==> v19: inputs <==
Design ether_echo, start of the top module:
module ether_echo
  (
   input wire         clk,
   input wire         reset,
   input wire [127:0] rx_dataout0,
   input wire [127:0] rx_dataout1,
   input wire [127:0] rx_dataout2,
   input wire [127:0] rx_dataout3,
   input wire         rx_enaout0,
   input wire         rx_sopout0,
   input wire         rx_eopout0,
   input wire         rx_eopout1,
   input wire         rx_eopout2,
   input wire         rx_eopout3,
   input wire [3:0]   rx_mtyout0,
   input wire [3:0]   rx_mtyout1,
   input wire [3:0]   rx_mtyout2,
   input wire [3:0]   rx_mtyout3,
   output wire [511:0] send_data,
   output wire         send_valid,
   output wire         send_sop,
   output wire         send_eop,
   output wire [7:0]   send_mty,
   output wire         tx_kick,
   output wire [13:0]  tx_bytes,
   input wire          cmac_busy,
   input wire          cmac_done,
   input wire          cmac_tx_rdy
   );
make LEC_CHECK=0 ABC_AREA=1 CAP_MARGIN=20 CORE_ASPECT_RATIO=0.7 CORE_MARGIN=2 CORE_UTILIZATION=72 CTS_CLUSTER_DIAMETER=352 CTS_CLUSTER_SIZE=10 PLACE_DENSITY=0.42 SETUP_SLACK_MARGIN=0.22 SLEW_MARGIN=20 TNS_END_PERCENT=10 finish   # period 2.23 ns
run.sh (not shown) runs the stock make flow with config.mk's settings and CLKGATE_MAP_FILE=.
==> v12 (differences from v19) <==
==> flow/config.mk (replaced) <==
export PLATFORM = sky130hd
export DESIGN_NAME = ether_echo
export DESIGN_NICKNAME = ether_echo
export VERILOG_FILES = /design/flow/design.v
export SDC_FILE = /design/flow/constraint.sdc
export NUM_CORES = 4
export LEC_CHECK = 0
export ABC_AREA = 1
export CAP_MARGIN = 5
export CORE_MARGIN = 2
export CORE_UTILIZATION = 72
export CTS_CLUSTER_DIAMETER = 311
export CTS_CLUSTER_SIZE = 74
export MAX_ROUTING_LAYER = met4
export PLACE_DENSITY = 0.65
export SLEW_MARGIN = 20
==> flow/constraint.sdc (replaced) <==
create_clock -name core_clock -period 2.18 [get_ports {clk}]
set_input_delay 0.4360 -clock core_clock [delete_from_list [all_inputs] [get_ports {clk}]]
set_output_delay 0.4360 -clock core_clock [all_outputs]
set_load 0.01 [all_outputs]
==> v16 (differences from v19) <==
==> flow/config.mk (replaced) <==
export PLATFORM = sky130hd
export DESIGN_NAME = ether_echo
export DESIGN_NICKNAME = ether_echo
export VERILOG_FILES = /design/flow/design.v
export SDC_FILE = /design/flow/constraint.sdc
export NUM_CORES = 4
export LEC_CHECK = 0
export ABC_AREA = 0
export CAP_MARGIN = 10
export CORE_ASPECT_RATIO = 1.15
export CORE_MARGIN = 7
export CORE_UTILIZATION = 70
export CTS_CLUSTER_SIZE = 82
export MAX_ROUTING_LAYER = met4
export PLACE_DENSITY = 0.62
export SLEW_MARGIN = 20
export TNS_END_PERCENT = 95
==> flow/constraint.sdc (replaced) <==
create_clock -name core_clock -period 4.37 [get_ports {clk}]
set_input_delay 0.8740 -clock core_clock [delete_from_list [all_inputs] [get_ports {clk}]]
set_output_delay 0.8740 -clock core_clock [all_outputs]
set_load 0.01 [all_outputs]
==> flow_summary.toml <==
# generated from flow reports
[placement]
dp_slack_ps = -891

[logic_synthesis]
common_cells = "nand2_1 (2116), nor2_1 (1849), dfxtp_1 (1750)"
ys_chip_area_um2 = 77400
fa_ha_area_frac = 0.00511
postSynthCellCount = 9837
post_synth.cell_area_avg_um2 = 7.87

[run_status]
status = "stopped before the end"
haltStage = "global routing (5_1_grt)"
Source of the figures above: v19

==> flow_summary.toml <==
# flow metrics
[logic_synthesis]
fa_ha_area_frac = 0.00530
ys_chip_area_um2 = 74600
post_synth.cell_area_avg_um2 = 9.05
postSynthCellCount = 8245
common_cells = "dfxtp_1 (1750), nand2_1 (1091), nand3_1 (1026)"

[layout]
seq_area_um2 = 41800

[sta]
rsz0062_at_grt = "false"

[detailed_routing]
drc_errors = 0

[placement]
dp_slack_ps = 321

[run_status]
status = "complete, no violations"
Source of the figures above: v16

==> flow_summary.toml <==
# generated from flow reports
[grt]
antenna_found_initial = 110
use_met2 = 0.760

[placement]
dp_slack_ps = -988

[logic_synthesis]
common_cells = "nand2_1 (2116), nor2_1 (1849), dfxtp_1 (1750)"
post_synth.cell_area_avg_um2 = 7.87
ys_chip_area_um2 = 77400
postSynthCellCount = 9837

[run_status]
haltStage = "detailed routing (5_2_route)"
status = "stopped before the end"
firstError = "[ERROR DRT-0255] Maze Route cannot find path of net rx_dataout3[3] in worker of routeBox ( 289800 96600 ) ( 331840 144900 )."
Source of the figures above: v12



==> v1: inputs <==
==> flow/design.v <==
`default_nettype none
module fifo_16_1024_ft
  (
   input wire        clk,
   input wire        srst,
   input wire [15:0] din,
   input wire        wr_en,
   input wire        rd_en,
   output wire [15:0] dout,
   output wire       full,
   output reg        overflow,
   output wire       empty,
   output wire       valid,
   output reg        underflow,
   output wire       wr_rst_busy,
   output wire       rd_rst_busy
   );
    localparam DEPTH_LOG2 = 4;
    reg [15:0] mem [0:(1<<DEPTH_LOG2)-1];
    reg [DEPTH_LOG2:0] wp;
    reg [DEPTH_LOG2:0] rp;
    assign empty = (wp == rp);
    assign full = (wp[DEPTH_LOG2] != rp[DEPTH_LOG2]) &&
                  (wp[DEPTH_LOG2-1:0] == rp[DEPTH_LOG2-1:0]);
    assign valid = ~empty;
    assign dout = mem[rp[DEPTH_LOG2-1:0]];
    assign wr_rst_busy = 1'b0;
    assign rd_rst_busy = 1'b0;
    always @(posedge clk) begin
	if(wr_en == 1'b1 && full == 1'b0) begin
	    mem[wp[DEPTH_LOG2-1:0]] <= din;
	end
    end
    always @(posedge clk) begin
	if(srst == 1'b1) begin
	    wp <= 0;
	    rp <= 0;
	    overflow <= 1'b0;
	    underflow <= 1'b0;
	end else begin
	    if(wr_en == 1'b1 && full == 1'b0) begin
		wp <= wp + 1'b1;
	    end
	    if(rd_en == 1'b1 && empty == 1'b0) begin
		rp <= rp + 1'b1;
	    end
	    overflow <= wr_en & full;
	    underflow <= rd_en & empty;
	end
    end
endmodule  
`default_nettype wire
`default_nettype none
module ether_rx#(parameter APP_KEY=16'h6000)
(
input wire clk,
input wire reset,
input wire [511:0] recv_data,
input wire recv_valid,
input wire recv_sop,
input wire recv_eop,
input wire [7:0] recv_mty,
output reg [111:0] ether_header_data,
output reg ether_header_valid,
output reg [511:0] ether_data_data,
output reg ether_data_valid,
output reg ether_data_sop,
output reg ether_data_eop,
output reg [7:0] ether_data_mty
);
    enum {IDLE, RECV_ALL, LAST_ONE} state;
    reg [399:0] recv_buf;
    reg [7:0] recv_mty_reg;
    reg ether_data_sop_reg;
    always @(posedge clk) begin
	if(reset == 1'b1) begin
	    state <= IDLE;
	    ether_header_data <= 112'd0;
	    ether_header_valid <= 1'b0;
	    ether_data_data <= 512'd0;
	    ether_data_valid <= 1'b0;
	    ether_data_sop <= 1'b0;
	    ether_data_eop <= 1'b0;
	    ether_data_mty <= 8'd0;
	    recv_buf <= 400'd0;
	    recv_mty_reg <= 8'd0;
	    ether_data_sop_reg <= 1'b0;
	end else begin
	case(state)
	    IDLE: begin
		if(recv_sop == 1'b1 && recv_valid == 1'b1 && recv_data[415:400] == APP_KEY) begin
		    ether_header_data <= recv_data[511:400];
		    ether_header_valid <= 1'b1;
		    if(recv_eop == 1'b1) begin
			ether_data_data <= {recv_data[399:0], 112'd0};
			ether_data_eop <= 1'b1;
			ether_data_sop <= 1'b1;
			ether_data_valid <= 1'b1;
			ether_data_mty <= recv_mty + 14;
			state <= IDLE;
		    end else begin
			ether_data_valid <= 1'b0;
			ether_data_sop_reg <= 1'b1;
			recv_buf <= recv_data[399:0];
			state <= RECV_ALL;
		    end
		end else begin
		    ether_header_data <= 112'd0;
		    ether_header_valid <= 1'b0;
		    ether_data_data <= 512'd0;
		    ether_data_valid <= 1'b0;
		    ether_data_sop <= 1'b0;
		    ether_data_eop <= 1'b0;
		    ether_data_mty <= 8'd0;
		    recv_buf <= 400'd0;
		    recv_mty_reg <= 8'd0;
		    ether_data_sop_reg <= 1'b0;
		end
	    end
	    RECV_ALL: begin
		if(recv_valid == 1'b1) begin
		    ether_data_data <= {recv_buf[399:0], recv_data[511:400]};
		    ether_data_valid <= 1'b1;
		    ether_data_sop <= ether_data_sop_reg;
		    ether_data_sop_reg <= 1'b0;
		    recv_buf <= recv_data[399:0];
		    if(recv_eop == 1'b1) begin
			if(recv_mty >= 50) begin
			    ether_data_mty <= recv_mty - 50;
			    ether_data_eop <= 1'b1;
			    state <= IDLE;
			end else begin
			    ether_data_eop <= 1'b0;
			    recv_mty_reg <= recv_mty + 14;
			    state <= LAST_ONE;
			end
		    end
		end else begin
		    ether_data_valid <= 1'b0;
		end
	    end
	    LAST_ONE: begin
		ether_data_data <= {recv_buf, 112'h0};
		ether_data_valid <= 1'b1;
		ether_data_eop <= 1'b1;
		ether_data_sop <= 1'b0;
		ether_data_mty <= recv_mty_reg;
		state <= IDLE;
	    end
	    default: begin
		state <= IDLE;
	    end
	endcase
	end
    end
endmodule  
`default_nettype wire
`default_nettype none
module ether_tx
(
input wire clk,
input wire reset,
input wire [111:0] ether_header_data,
input wire ether_header_valid,
input wire [511:0] ether_data_data,
input wire ether_data_valid,
input wire ether_data_sop,
input wire ether_data_eop,
input wire [7:0] ether_data_mty,
output reg [511:0] send_data,
output reg send_valid,
output reg send_sop,
output reg send_eop,
output reg [7:0] send_mty
);
    enum {IDLE, RECV_ALL, LAST_ONE} state;
    reg [399:0] send_buf;
    reg [7:0] send_mty_reg;
    always @(posedge clk) begin
	if(reset == 1'b1) begin
	    state <= IDLE;
	    send_data <= 512'd0;
	    send_valid <= 1'b0;
	    send_sop <= 1'b0;
	    send_eop <= 1'b0;
	    send_mty <= 8'd0;
	    send_buf <= 112'd0;
	    send_mty_reg <= 8'd0;
	end else begin
	case(state)
	    IDLE: begin
		if(ether_header_valid == 1'b1 && ether_data_sop == 1'b1 && ether_data_valid == 1'b1) begin
		    send_data <= {ether_header_data, ether_data_data[511:112]};
		    send_valid <= 1'b1;
		    send_sop <= 1'b1;
		    send_buf <= ether_data_data[111:0];
		    if(ether_data_eop == 1'b1) begin
			if(ether_data_mty >= 14) begin
			    send_mty <= ether_data_mty - 14;
			    send_eop <= 1'b1;
			    state <= IDLE;
			end else begin
			    send_mty_reg <= ether_data_mty + 50;
			    send_eop <= 1'b0;
			    state <= LAST_ONE;
			end
		    end else begin
			send_eop <= 1'b0;
			state <= RECV_ALL;
		    end
		end else begin
		    send_data <= 512'd0;
		    send_valid <= 1'b0;
		    send_sop <= 1'b0;
		    send_eop <= 1'b0;
		    send_mty <= 8'd0;
		    send_buf <= 112'd0;
		    send_mty_reg <= 8'd0;
		end
	    end
	    RECV_ALL: begin
		if(ether_data_valid == 1'b1) begin
		    send_data <= {send_buf, ether_data_data[511:112]};
		    send_valid <= 1'b1;
		    send_sop <= 1'b0;
		    send_buf <= ether_data_data[111:0];
		    if(ether_data_eop == 1'b1) begin
			if(ether_data_mty >= 14) begin
			    send_mty <= ether_data_mty - 14;
			    send_eop <= 1'b1;
			    state <= IDLE;
			end else begin
			    send_mty_reg <= ether_data_mty + 50;
			    send_eop <= 1'b0;
			    state <= LAST_ONE;
			end
		    end
		end else begin
		    send_valid <= 1'b0;
		end
	    end
	    LAST_ONE: begin
		send_data <= {send_buf, 400'd0};
		send_valid <= 1'b1;
		send_eop <= 1'b1;
		send_sop <= 1'b0;
		send_mty <= send_mty_reg;
		state <= IDLE;
	    end
	    default: begin
		state <= IDLE;
	    end
	endcase
	end
    end
endmodule  
`default_nettype wire
`default_nettype none
module cmac_usplus_emitter
  (
   input wire clk,
   input wire reset,
   input wire [511:0] din_data,
   input wire din_valid,
   input wire din_sop,
   input wire din_eop,
   input wire [7:0] din_mty,
   output reg [511:0] dout_data,
   output reg dout_valid,
   output wire dout_kick,
   output wire [13:0] dout_bytes,
   input wire cmac_busy,
   input wire cmac_done,
   input wire cmac_tx_rdy
   );
    reg[7:0] data_ready_state;
    reg dout_ready;
    reg [15:0] dout_count;
    always @(posedge clk) begin
	if(reset == 1'b1) begin
	    dout_valid <= 1'b0;
	    dout_ready <= 1'b0;
	    dout_count <= 16'd0;
	    data_ready_state <= 8'd0;
	end else begin
	    dout_data <= din_data;
	    dout_valid <= din_valid;
	    if(data_ready_state == 0) begin
		if(din_valid == 1 && din_sop == 1) begin
		    if(din_eop == 1) begin
			dout_ready <= 1;
			dout_count <= 64 - din_mty;
		    end else begin
			dout_ready <= 0;
			dout_count <= 64;
			data_ready_state <= data_ready_state + 1;
		    end
		end else begin
		    dout_ready <= 0;
		end
	    end else if(data_ready_state == 1) begin
		if(din_valid == 1) begin
		    if(din_eop == 1) begin
			dout_ready <= 1;
			dout_count <= dout_count + (64 - din_mty);
			data_ready_state <= 0;
		    end else begin
			dout_ready <= 0;
			dout_count <= dout_count + 64;
		    end
		end else begin
		    dout_ready <= 0;
		end
	    end else begin
		dout_ready <= 0;
	    end
	end
    end
    reg fifo_rd;
    wire [15:0] fifo_q;
    wire fifo_full, fifo_empty;
    wire fifo_valid;
    wire fifo_overflow, fifo_underflow;
    wire fifo_wr_rst_busy, fifo_rd_rst_busy;
    fifo_16_1024_ft fifo_i(.clk(clk),
			   .srst(reset),
			   .din(dout_count),
			   .wr_en(dout_ready),
			   .rd_en(fifo_rd),
			   .dout(fifo_q),
			   .full(fifo_full),
			   .overflow(fifo_overflow),
			   .empty(fifo_empty),
			   .valid(fifo_valid),
			   .underflow(fifo_underflow),
			   .wr_rst_busy(fifo_wr_rst_busy),
			   .rd_rst_busy(fifo_rd_rst_busy));
    reg [7:0] kick_state;
    reg kick_reg;
    reg [13:0] bytes_reg;
    assign dout_kick = kick_reg;
    assign dout_bytes = bytes_reg;
    always @(posedge clk) begin
	if(reset == 1'b1) begin
	    kick_reg <= 1'b0;
	    bytes_reg <= 14'd0;
	    kick_state <= 8'd0;
	    fifo_rd <= 1'b0;
	end else begin
	    case(kick_state)
		0 : begin
		    if(fifo_valid && cmac_tx_rdy) begin
			kick_reg <= 1'b1;
			kick_state <= kick_state + 1;
			bytes_reg <= fifo_q[13:0];
			fifo_rd <= 1'b1;
		    end else begin
			kick_reg <= 1'b0;
			fifo_rd <= 1'b0;
		    end
		end
		1 : begin
		    fifo_rd <= 1'b0;
		    if(cmac_busy == 1'b1) begin  
			kick_reg <= 1'b0;
			kick_state <= kick_state + 1;
		    end
		end
		2 : begin
		    if(cmac_done == 1'b1) begin  
			kick_state <= 0;
		    end
		end
		default: begin
		    kick_state <= 0;
		    kick_reg <= 1'b0;
		    fifo_rd <= 1'b0;
		end
	    endcase  
	end
    end
endmodule  
`default_nettype wire
`default_nettype none
module ether_echo
  (
   input wire         clk,
   input wire         reset,
   input wire [127:0] rx_dataout0,
   input wire [127:0] rx_dataout1,
   input wire [127:0] rx_dataout2,
   input wire [127:0] rx_dataout3,
   input wire         rx_enaout0,
   input wire         rx_sopout0,
   input wire         rx_eopout0,
   input wire         rx_eopout1,
   input wire         rx_eopout2,
   input wire         rx_eopout3,
   input wire [3:0]   rx_mtyout0,
   input wire [3:0]   rx_mtyout1,
   input wire [3:0]   rx_mtyout2,
   input wire [3:0]   rx_mtyout3,
   output wire [511:0] send_data,
   output wire         send_valid,
   output wire         send_sop,
   output wire         send_eop,
   output wire [7:0]   send_mty,
   output wire         tx_kick,
   output wire [13:0]  tx_bytes,
   input wire          cmac_busy,
   input wire          cmac_done,
   input wire          cmac_tx_rdy
   );
    wire [7:0] recv_mty = rx_eopout3 == 1'b1 ? rx_mtyout3
	       : rx_eopout2 == 1'b1 ? rx_mtyout2 + 8'd16
	       : rx_eopout1 == 1'b1 ? rx_mtyout1 + 8'd32
	       : rx_eopout0 == 1'b1 ? rx_mtyout0 + 8'd48
               : 8'd0;
    wire [111:0] ether_header_data;
    wire         ether_header_valid;
    wire [511:0] ether_data_data;
    wire         ether_data_valid;
    wire         ether_data_sop;
    wire         ether_data_eop;
    wire [7:0]   ether_data_mty;
    ether_rx#(.APP_KEY(16'h3434)) ether_rx_i
      (
       .clk(clk),
       .reset(reset),
       .recv_data({rx_dataout0, rx_dataout1, rx_dataout2, rx_dataout3}),
       .recv_valid(rx_enaout0),
       .recv_sop(rx_sopout0),
       .recv_eop(rx_eopout0 || rx_eopout1 || rx_eopout2 || rx_eopout3),
       .recv_mty(recv_mty),
       .ether_header_data(ether_header_data),
       .ether_header_valid(ether_header_valid),
       .ether_data_data(ether_data_data),
       .ether_data_valid(ether_data_valid),
       .ether_data_sop(ether_data_sop),
       .ether_data_eop(ether_data_eop),
       .ether_data_mty(ether_data_mty)
       );
    ether_tx ether_tx_i
      (
       .clk(clk),
       .reset(reset),
       .ether_header_data({ether_header_data[63:16], ether_header_data[111:64], ether_header_data[15:0]}),  
       .ether_header_valid(ether_header_valid),
       .ether_data_data(ether_data_data),
       .ether_data_valid(ether_data_valid),
       .ether_data_sop(ether_data_sop),
       .ether_data_eop(ether_data_eop),
       .ether_data_mty(ether_data_mty),
       .send_data(send_data),
       .send_valid(send_valid),
       .send_sop(send_sop),
       .send_eop(send_eop),
       .send_mty(send_mty)
       );
    cmac_usplus_emitter cmac_usplus_emitter_i
      (
       .clk(clk),
       .reset(reset),
       .din_data(send_data),
       .din_valid(send_valid),
       .din_sop(send_sop),
       .din_eop(send_eop),
       .din_mty(send_mty),
       .dout_data(),
       .dout_valid(),
       .dout_kick(tx_kick),
       .dout_bytes(tx_bytes),
       .cmac_busy(cmac_busy),
       .cmac_done(cmac_done),
       .cmac_tx_rdy(cmac_tx_rdy)
       );
endmodule  
`default_nettype wire
==> flow/run.sh <==
#!/bin/bash
# the make line also repeats each setting of config.mk as NAME=value (left out here)
make -C /OpenROAD-flow-scripts/flow DESIGN_CONFIG=/design/flow/config.mk WORK_HOME=/design/flow/orfs CLKGATE_MAP_FILE= finish
==> flow/config.mk <==
export PLATFORM = sky130hd
export DESIGN_NAME = ether_echo
export DESIGN_NICKNAME = ether_echo
export VERILOG_FILES = /design/flow/design.v
export SDC_FILE = /design/flow/constraint.sdc
export NUM_CORES = 4
export LEC_CHECK = 0
export CAP_MARGIN = 20
export CORE_MARGIN = 2
export CORE_UTILIZATION = 72
export CTS_CLUSTER_DIAMETER = 378
export SETUP_SLACK_MARGIN = 0.53
export SLEW_MARGIN = 20
==> flow/constraint.sdc <==
create_clock -name core_clock -period 2.02 [get_ports {clk}]
set_input_delay 0.4040 -clock core_clock [delete_from_list [all_inputs] [get_ports {clk}]]
set_output_delay 0.4040 -clock core_clock [all_outputs]
set_load 0.01 [all_outputs]
==> inputs of v2, as changes to v1 <==
- ABC_AREA: unset -> 1
- CAP_MARGIN: 20 -> 5
- CTS_CLUSTER_DIAMETER: 378 -> 311
- CTS_CLUSTER_SIZE: unset -> 74
- MAX_ROUTING_LAYER: unset -> met4
- SETUP_SLACK_MARGIN: 0.53 -> unset
==> flow/constraint.sdc (replaced) <==
create_clock -name core_clock -period 2.18 [get_ports {clk}]
set_input_delay 0.4360 -clock core_clock [delete_from_list [all_inputs] [get_ports {clk}]]
set_output_delay 0.4360 -clock core_clock [all_outputs]
set_load 0.01 [all_outputs]
==> inputs of v10, as changes to v1 <==
- CORE_UTILIZATION: 72 -> 40
- CTS_CLUSTER_DIAMETER: 378 -> unset
- SETUP_SLACK_MARGIN: 0.53 -> unset
==> flow/constraint.sdc (replaced) <==
create_clock -name core_clock -period 3.02 [get_ports {clk}]
set_input_delay 0.6040 -clock core_clock [delete_from_list [all_inputs] [get_ports {clk}]]
set_output_delay 0.6040 -clock core_clock [all_outputs]
set_load 0.01 [all_outputs]
==> impl_metrics.env <==
# yosys + openroad results
export IMPL_top_cells_by_count="dfxtp_1 (1750), nand2_1 (1091), nand3_1 (1026)"
export IMPL_mapped_cell_area_um2=74590
export IMPL_placement_cell_area_um2=89210
export IMPL_seq_area_frac_synth_pct=55.99
export IMPL_finalWeightedCongestion=0.8885
export IMPL_yosys_stat_chipArea_um2=74590
export IMPL_status="timing/DRC/antenna clean"
export IMPL_coreArea_um2=185400
export IMPL_hpwl_um=176900
export IMPL_preCtsSetupSlack_ns=-0.5226
export IMPL_numPlacedInstances=11330
export IMPL_adder_share_pct=0.5301
export IMPL_synth_most_common_cell="dfxtp_1"
export IMPL_floorplan_core_util_pct=40.22
export IMPL_die_ar_um2=189900
export IMPL_top_area_share_pct=46.97
export IMPL_post_synth_mux_area_share_pct=2.436
export IMPL_yosys_area_share_aoi_pct=15.37
That was v10.
==> impl_metrics.env <==
# physical design summary
export IMPL_placement_cell_area_um2=90760
export IMPL_top_cells_by_count="nand2_1 (2116), nor2_1 (1849), dfxtp_1 (1750)"
export IMPL_yosys_area_share_aoi_pct=19.54
export IMPL_hpwl_um=192900
export IMPL_finalWeightedCongestion=0.9750
export IMPL_yosys_stat_chipArea_um2=77380
export IMPL_adder_share_pct=0.5109
export IMPL_top_area_share_pct=45.27
export IMPL_coreArea_um2=106900
export IMPL_stop_error="[ERROR DRT-0255] Maze Route cannot find path of net rx_dataout3[3] in worker of routeBox ( 289800 96600 ) ( 331840 144900 )."
export IMPL_status="stopped before the end"
export IMPL_lastStage="detailed routing"
export IMPL_floorplan_core_util_pct=72.39
That was v2.
==> impl_metrics.env <==
# physical design summary
export IMPL_stop_error="[ERROR DPL-0033] detailed placement checks failed during check placement."
export IMPL_preCtsSetupSlack_ns=-1.223
export IMPL_top_area_share_pct=46.97
export IMPL_floorplan_core_util_pct=72.28
export IMPL_placement_cell_area_um2=90270
export IMPL_lastStage="clock tree synthesis"
export IMPL_hpwl_um=191800
export IMPL_coreArea_um2=103200
export IMPL_synth_most_common_cell="dfxtp_1"
export IMPL_mapped_cell_area_um2=74590
export IMPL_yosys_stat_chipArea_um2=74590
export IMPL_finalWeightedCongestion=0.9847
export IMPL_yosys_area_share_aoi_pct=15.37
export IMPL_status="stopped before the end"
That was v1.
